==> v10 <==
==> flow/design.v (excerpt) <==
module system_bus
	#(parameter DATA_WIDTH = 8, 
	parameter ADDR_WIDTH = 14, 
	parameter NO_OF_MASTER = 4, 
	parameter NO_OF_SLAVE = 8,
	parameter [NO_OF_SLAVE*ADDR_WIDTH-1:0] SLAVE_BASE_ADDR = {14'd10, 14'd20, 14'd30, 14'd40, 14'd50, 14'd60, 14'd70, 14'd80}, 
	parameter [NO_OF_SLAVE*ADDR_WIDTH-1:0] SLAVE_END_ADDR = {14'd19, 14'd29, 14'd39, 14'd49, 14'd59, 14'd69, 14'd79, 14'd89}
	) 
	(
	input clk,
	input reset_n,
	input [ADDR_WIDTH*NO_OF_MASTER-1:0]  addr_avm, 
	output [DATA_WIDTH*NO_OF_MASTER-1:0]  readdata_avm,
	input [DATA_WIDTH*NO_OF_MASTER-1:0]  writedata_avm, 
	input [NO_OF_MASTER-1:0]  readen_avm,
	input [NO_OF_MASTER-1:0]  writeen_avm,
	output [NO_OF_MASTER-1:0]  readvalid_avm,
	output [NO_OF_MASTER-1:0]  writevalid_avm,
	input [NO_OF_MASTER-1:0]  waitrequest_avm,
	input [4*NO_OF_MASTER-1:0]priority_no,
	output [ADDR_WIDTH*NO_OF_SLAVE-1:0]  addr_avs,
	input [DATA_WIDTH*NO_OF_SLAVE-1:0]  readdata_avs,
	output [DATA_WIDTH*NO_OF_SLAVE-1:0]  writedata_avs,
	output [NO_OF_SLAVE-1:0]  readen_avs,
	output [NO_OF_SLAVE-1:0]  writeen_avs,
	input [NO_OF_SLAVE-1:0]  readvalid_avs,
	input [NO_OF_SLAVE-1:0]  writevalid_avs,
	output reg [NO_OF_SLAVE-1:0]  waitrequest_avs
	);
	reg [NO_OF_MASTER-1:0] readen_avm_last, writeen_avm_last, readen_avm_reg, writeen_avm_reg;
	reg [NO_OF_MASTER-1:0]  readvalid_avm_reg, readvalid_avm_reg_out, writevalid_avm_reg_out;
	reg [DATA_WIDTH-1:0]  readdata_avm_reg [NO_OF_MASTER-1:0];
	reg [7:0] readvalid_avs_last, writevalid_avs_last;
  ...
make LEC_CHECK=0 CAP_MARGIN=25 CELL_PAD_IN_SITES_DETAIL_PLACEMENT=0 CELL_PAD_IN_SITES_GLOBAL_PLACEMENT=1 CORE_ASPECT_RATIO=0.85 CORE_MARGIN=2 CORE_UTILIZATION=57 CTS_CLUSTER_SIZE=72 SLEW_MARGIN=15 finish   # period 3.15 ns
run.sh (not shown) runs the stock make flow with config.mk's settings and CLKGATE_MAP_FILE=.
==> inputs of v25, as changes to v10 <==
- CELL_PAD_IN_SITES_GLOBAL_PLACEMENT: 1 -> 0
- CORE_UTILIZATION: 57 -> 70
- CTS_CLUSTER_SIZE: 72 -> 34
- PLACE_DENSITY_LB_ADDON: not set -> 0.09
==> flow/constraint.sdc (replaced) <==
create_clock -name core_clock -period 3.67 [get_ports {clk}]
set_input_delay 0.7340 -clock core_clock [delete_from_list [all_inputs] [get_ports {clk}]]
set_output_delay 0.7340 -clock core_clock [all_outputs]
set_load 0.01 [all_outputs]
==> inputs of v17, as changes to v10 <==
- CAP_MARGIN: 25 -> 20
- CELL_PAD_IN_SITES_DETAIL_PLACEMENT: 0 -> not set
- CELL_PAD_IN_SITES_GLOBAL_PLACEMENT: 1 -> not set
- CORE_ASPECT_RATIO: 0.85 -> not set
- CTS_CLUSTER_SIZE: 72 -> not set
- SLEW_MARGIN: 15 -> 20
==> flow/constraint.sdc (replaced) <==
create_clock -name core_clock -period 3.19 [get_ports {clk}]
set_input_delay 0.6380 -clock core_clock [delete_from_list [all_inputs] [get_ports {clk}]]
set_output_delay 0.6380 -clock core_clock [all_outputs]
set_load 0.01 [all_outputs]
==> qor summary <==
Fin cells: v25 -; v10 4968; v17 5017
Max Cap Violations: v25 -; v10 0; v17 0
Clock network power consumption: v25 -; v10 8.24 mW; v17 8.46 mW
Die extent in y: v25 201 microns; v10 222 microns; v17 241 microns
Half-perimeter wire length after placement: v25 79000 microns; v10 72800 microns; v17 76800 microns
Average wire per cell in the routed design: v25 -; v10 20.8 microns; v17 21.4 microns
Cell area after placement: v25 38400 sq um; v10 39400 sq um; v17 39800 sq um
Total length of routed met2 wires: v25 -; v10 47700 microns; v17 53800 microns
Power dissipated by switching net loads: v25 -; v10 6.61 mW; v17 6.67 mW
Number of CTS-inserted buffers: v25 59; v10 67; v17 68
Number of gates given a new drive strength after cts: v25 24; v10 204; v17 167
# diodes: v25 -; v10 6; v17 10
Switching power share of the total: v25 -; v10 29.3%; v17 29.4%
Starting utilization of the core area: v25 70.5%; v10 57.9%; v17 57.8%
Met1 routed wirelength after detailed routing: v25 -; v10 42100 microns; v17 41900 microns
Log Warnings: v25 -; v10 31; v17 31
Outcome: v25 aborted with a tool error; v10 finished with violations; v17 finished with violations
Failing step: v25 global routing (5_1_grt); v10 -; v17 -
Layout check failures: v25 -; v10 negative setup slack; v17 negative hold slack, negative setup slack
Post-layout period usage: v25 -; v10 109%; v17 105%
Clkbuf count: v25 -; v10 95; v17 95
Area of all placed cells without fillers: v25 -; v10 43400 sq um; v17 43600 sq um
Setup ws final: v25 -; v10 -0.292 ns; v17 -0.157 ns
Final Hold Violating Endpoints: v25 -; v10 0; v17 3
Count of buffer and inverter cells on the critical path: v25 -; v10 6; v17 5
Non-clock buffer share of cell area: v25 -; v10 18.2%; v17 18.5%

* * *

==> inputs of build 68 <==
Starting RTL as in the previous note.
clock: 4.36 ns
lec_check: 0
abc_area: 1
cap_margin: 15
cell_pad_in_sites_detail_placement: 1
cell_pad_in_sites_global_placement: 0
core_aspect_ratio: 0.61
core_margin: 4
core_utilization: 40
gpl_timing_driven: 0
hold_slack_margin: 0.12
max_routing_layer: met4
min_routing_layer: met2
slew_margin: 5
==> trial 89 (differences from build 68) <==
==> flow/config.mk (replaced) <==
export PLATFORM = sky130hd
export DESIGN_NAME = system_bus
export DESIGN_NICKNAME = system_bus
export VERILOG_FILES = /design/flow/design.v
export SDC_FILE = /design/flow/constraint.sdc
export NUM_CORES = 4
export LEC_CHECK = 0
export CAP_MARGIN = 20
export CELL_PAD_IN_SITES_DETAIL_PLACEMENT = 2
export CORE_MARGIN = 2
export CORE_UTILIZATION = 40
export PLACE_DENSITY = 0.6
export SETUP_SLACK_MARGIN = 0.15
export SLEW_MARGIN = 20
==> flow/constraint.sdc (replaced) <==
create_clock -name core_clock -period 7.0 [get_ports {clk}]
set_input_delay 1.4000 -clock core_clock [delete_from_list [all_inputs] [get_ports {clk}]]
set_output_delay 1.4000 -clock core_clock [all_outputs]
set_load 0.01 [all_outputs]
==> reports/summary.txt <==
Run Error: [ERROR GRT-0116] Global routing finished with congestion. Check the congestion regions in the DRC Viewer.
Status: stopped before the end
Failed at: global routing (5_1_grt)
Total die size: 89,500 sq um
Cells after Synth: 4,150
Adder-Cell Fraction of Synth Area: 0.591%
Cells in synth_stat.txt: 4,150
Global route overflow: 43
Placed cell area: 39,700 sq um
Synth unique cells: 64
# the run above: build 68

==> reports/summary.txt <==
Cells in synth_stat.txt: 3,423
Adder-Cell Fraction of Synth Area: 0.628%
Cells after Synth: 3,423
Uppermost layer routed: met5
SO Faults: max-capacitance violations, max-slew violations
First-pass GRT wire length: 234,000 microns
Slew Viols, Final: 3
Total CTS buffers: 76
Status: failed layout checks
Global route overflow: 0
Max-Cap Viols: 1
Synth unique cells: 101
Placed Instances: 4,756
CTS resizes: 0
Total die size: 82,000 sq um
Seq cells post-synth: 660
Non-clock buffers: 466
Placed cell area: 37,100 sq um
# the run above: trial 89

Power figures rest on the tool's default switching activity, not on a simulated workload.
